==> branch cedar <==
// fp2_sub_add_correction
module fp2_sub_add_correction
#(
  parameter RADIX = 32,
  parameter DIGITS = 14,
  parameter DIGITS_LOG = ( 
  (DIGITS <= 2) ? 1 : 
  (DIGITS <= 4) ? 2 : 
  (DIGITS <= 8) ? 3 : 
  (DIGITS <= 16) ? 4 : 
  (DIGITS <= 32) ? 5 : 
  (DIGITS <= 64) ? 6 : 
  (DIGITS <= 128) ? 7 : 
  (DIGITS <= 256) ? 8 : 
  (DIGITS <= 512) ? 9 : 
  (DIGITS <= 1024) ? 10 : 
  (DIGITS <= 2048) ? 11 : 
  (DIGITS <= 4096) ? 12 : 
  (DIGITS <= 8192) ? 13 : 
  (DIGITS <= 16384) ? 14 : 
  (DIGITS <= 32768) ? 15 : 
  (DIGITS <= 65536) ? 16 : 
  (DIGITS <= 131072) ? 17 : 
  (DIGITS <= 262144) ? 18 : 
  (DIGITS <= 524288) ? 19 : 
  (DIGITS <= 1048576) ? 20 : 
  (DIGITS <= 2097152) ? 21 : 
  (DIGITS <= 4194304) ? 22 : 
  (DIGITS <= 8388608) ? 23 : 
  (DIGITS <= 16777216) ? 24 : 
  (DIGITS <= 33554432) ? 25 : 
  (DIGITS <= 67108864) ? 26 : 
  (DIGITS <= 134217728) ? 27 : 
  (DIGITS <= 268435456) ? 28 : 
  (DIGITS <= 536870912) ? 29 : 
  (DIGITS <= 1073741824) ? 30 : 
  -1), 
  parameter FILE_CONST_PX2 = "px2.mem",
  parameter FILE_CONST_PX4 = "px4.mem"
)
(
  input wire start,
  input wire rst,
  input wire clk,
  input wire [2:0] cmd,  
  input wire extension_field_op,  
  output wire mem_a_0_rd_en,
  output wire [DIGITS_LOG-1:0] mem_a_0_rd_addr,
  input  wire [RADIX-1:0] mem_a_0_dout,
  output wire mem_a_1_rd_en,
  output wire [DIGITS_LOG-1:0] mem_a_1_rd_addr,
  input  wire [RADIX-1:0] mem_a_1_dout,
  output wire mem_b_0_rd_en,
  output wire [DIGITS_LOG-1:0] mem_b_0_rd_addr,
  input  wire [RADIX-1:0] mem_b_0_dout,
  output wire mem_b_1_rd_en,
  output wire [DIGITS_LOG-1:0] mem_b_1_rd_addr,
  input  wire [RADIX-1:0] mem_b_1_dout,
  output wire px2_mem_rd_en,
  output wire [DIGITS_LOG-1:0] px2_mem_rd_addr,
  input  wire [RADIX-1:0] px2_mem_dout,
  output wire px4_mem_rd_en,
  output wire [DIGITS_LOG-1:0] px4_mem_rd_addr,
  input  wire [RADIX-1:0] px4_mem_dout,
  input wire mem_c_0_rd_en,
  input wire [DIGITS_LOG-1:0] mem_c_0_rd_addr,
  ...
==> flow/config.mk <==
export PLATFORM = sky130hd
export DESIGN_NAME = fp2_sub_add_correction
export DESIGN_NICKNAME = fp2_sub_add_correction
export VERILOG_FILES = /design/flow/design.v
export SDC_FILE = /design/flow/constraint.sdc
export NUM_CORES = 4
export LEC_CHECK = 0
export ABC_AREA = 0
export CAP_MARGIN = 30
export CORE_MARGIN = 2
export CORE_UTILIZATION = 65
export CTS_CLUSTER_SIZE = 25
export GPL_ROUTABILITY_DRIVEN = 1
export HOLD_SLACK_MARGIN = 0.15
export SETUP_SLACK_MARGIN = 0.7
export SLEW_MARGIN = 20
export TNS_END_PERCENT = 5
==> flow/constraint.sdc <==
create_clock -name core_clock -period 2.69 [get_ports {clk}]
set_input_delay 0.5380 -clock core_clock [delete_from_list [all_inputs] [get_ports {clk}]]
set_output_delay 0.5380 -clock core_clock [all_outputs]
set_load 0.01 [all_outputs]
run.sh (not shown) runs the stock make flow with config.mk's settings and CLKGATE_MAP_FILE=.
==> branch zinc (differences from branch cedar) <==
==> flow/config.mk (replaced) <==
export PLATFORM = sky130hd
export DESIGN_NAME = fp2_sub_add_correction
export DESIGN_NICKNAME = fp2_sub_add_correction
export VERILOG_FILES = /design/flow/design.v
export SDC_FILE = /design/flow/constraint.sdc
export NUM_CORES = 4
export LEC_CHECK = 0
export ABC_AREA = 1
export CAP_MARGIN = 20
export CORE_MARGIN = 2
export CORE_UTILIZATION = 72
export CTS_CLUSTER_SIZE = 14
export PLACE_DENSITY = 0.6
export SLEW_MARGIN = 20
==> flow/constraint.sdc (replaced) <==
create_clock -name core_clock -period 4.78 [get_ports {clk}]
set_input_delay 0.9560 -clock core_clock [delete_from_list [all_inputs] [get_ports {clk}]]
set_output_delay 0.9560 -clock core_clock [all_outputs]
set_load 0.01 [all_outputs]
==> results <==
                                                                                              branch cedar                                     branch zinc
Status                                                                          complete, but fails checks                      complete, but fails checks
Violated checks                                                                       negative setup slack                            negative setup slack
R2R Path End                                                 fp_left_adder_inst.digit_res[26]$_SDFFE_PP0N_  fp_right_adder_inst.digit_res[17]$_SDFFE_PP0P_
Number of cells in Yosys stat                                                                        5,552                                           8,311
Worst setup path endpoint                                    fp_left_adder_inst.digit_res[26]$_SDFFE_PP0N_                                mem_c_0_dout[29]
GR met1 Demand/Resource                                                                             60.20%                                          65.12%
Post-Synthesis Mean Instance Area                                                                15.64 um2                                       10.67 um2
Worst slew slack as a fraction of its limit                                                         32.33%                                          14.81%
Final-stage net count                                                                                7,261                                           9,149
Simple share                                                                                        7.187%                                          17.20%
Fill cell instance count of the final layout                                                         5,705                                           5,783
Row Count                                                                                              134                                             128
Delay contributed by the slowest stage of the critical path                                         420 ps                                          800 ps
Post-layout instance area                                                                      113,400 um2                                     102,700 um2
Wire length reported by the detailed router                                                     336,200 um                                      319,200 um


==> inputs of run R <==
Starting RTL as in the previous note.
Settings: LEC_CHECK=0, ABC_AREA=1, CAP_MARGIN=30, CELL_PAD_IN_SITES_DETAIL_PLACEMENT=2, CORE_ASPECT_RATIO=1.24, CORE_MARGIN=2, CORE_UTILIZATION=15, CTS_CLUSTER_SIZE=40, GPL_ROUTABILITY_DRIVEN=0, MAX_ROUTING_LAYER=met4, MIN_ROUTING_LAYER=met2, PLACE_DENSITY_LB_ADDON=0.04, SETUP_SLACK_MARGIN=0.62, SLEW_MARGIN=20, TNS_END_PERCENT=55; clock period 5.3 ns.
==> run Z (differences from run R) <==
==> flow/config.mk (replaced) <==
export PLATFORM = sky130hd
export DESIGN_NAME = fp2_sub_add_correction
export DESIGN_NICKNAME = fp2_sub_add_correction
export VERILOG_FILES = /design/flow/design.v
export SDC_FILE = /design/flow/constraint.sdc
export NUM_CORES = 4
export LEC_CHECK = 0
export CAP_MARGIN = 20
export CORE_MARGIN = 2
export CORE_UTILIZATION = 72
export PLACE_DENSITY = 0.91
export SETUP_SLACK_MARGIN = 0.59
export SLEW_MARGIN = 20
==> flow/constraint.sdc (replaced) <==
create_clock -name core_clock -period 4.1 [get_ports {clk}]
set_input_delay 0.8200 -clock core_clock [delete_from_list [all_inputs] [get_ports {clk}]]
set_output_delay 0.8200 -clock core_clock [all_outputs]
set_load 0.01 [all_outputs]
==> run B (differences from run R) <==
==> flow/config.mk (replaced) <==
export PLATFORM = sky130hd
export DESIGN_NAME = fp2_sub_add_correction
export DESIGN_NICKNAME = fp2_sub_add_correction
export VERILOG_FILES = /design/flow/design.v
export SDC_FILE = /design/flow/constraint.sdc
export NUM_CORES = 4
export LEC_CHECK = 0
export CAP_MARGIN = 0
export CELL_PAD_IN_SITES_DETAIL_PLACEMENT = 2
export CORE_MARGIN = 8
export CORE_UTILIZATION = 38
export CTS_CLUSTER_DIAMETER = 147
export GPL_ROUTABILITY_DRIVEN = 0
export MAX_ROUTING_LAYER = met4
export PLACE_DENSITY = 0.44
export SETUP_SLACK_MARGIN = 2.34
export SLEW_MARGIN = 20
==> flow/constraint.sdc (replaced) <==
create_clock -name core_clock -period 8.64 [get_ports {clk}]
set_input_delay 1.7280 -clock core_clock [delete_from_list [all_inputs] [get_ports {clk}]]
set_output_delay 1.7280 -clock core_clock [all_outputs]
set_load 0.01 [all_outputs]
==> results <==
Run B went through all stages and came out clean. Run R finished clean. Run Z failed in global routing (5_1_grt) on ODB-0269. Wire length: run B is lower than run R (36%). Sequential power: run B is lower than run R (39%). Against run B, the non-clock buffer count of run R is higher by 559. In run B the total power is lower than in run R, by about 46%. Setup slack: run R is lower than run B (1.9 ns). Between run B and run R, the lower critical path depth is in run R (gap 7). Of run R and run B, run B has the higher register-to-register slack (gap 2.5 ns). Of run B and run R, run R has the higher synthesized cell count (gap about 33%, measured against run R). Of run B and run R, run R has the higher via count (gap about 40%, measured against run R).
Power is estimated from default activity; no workload was simulated.
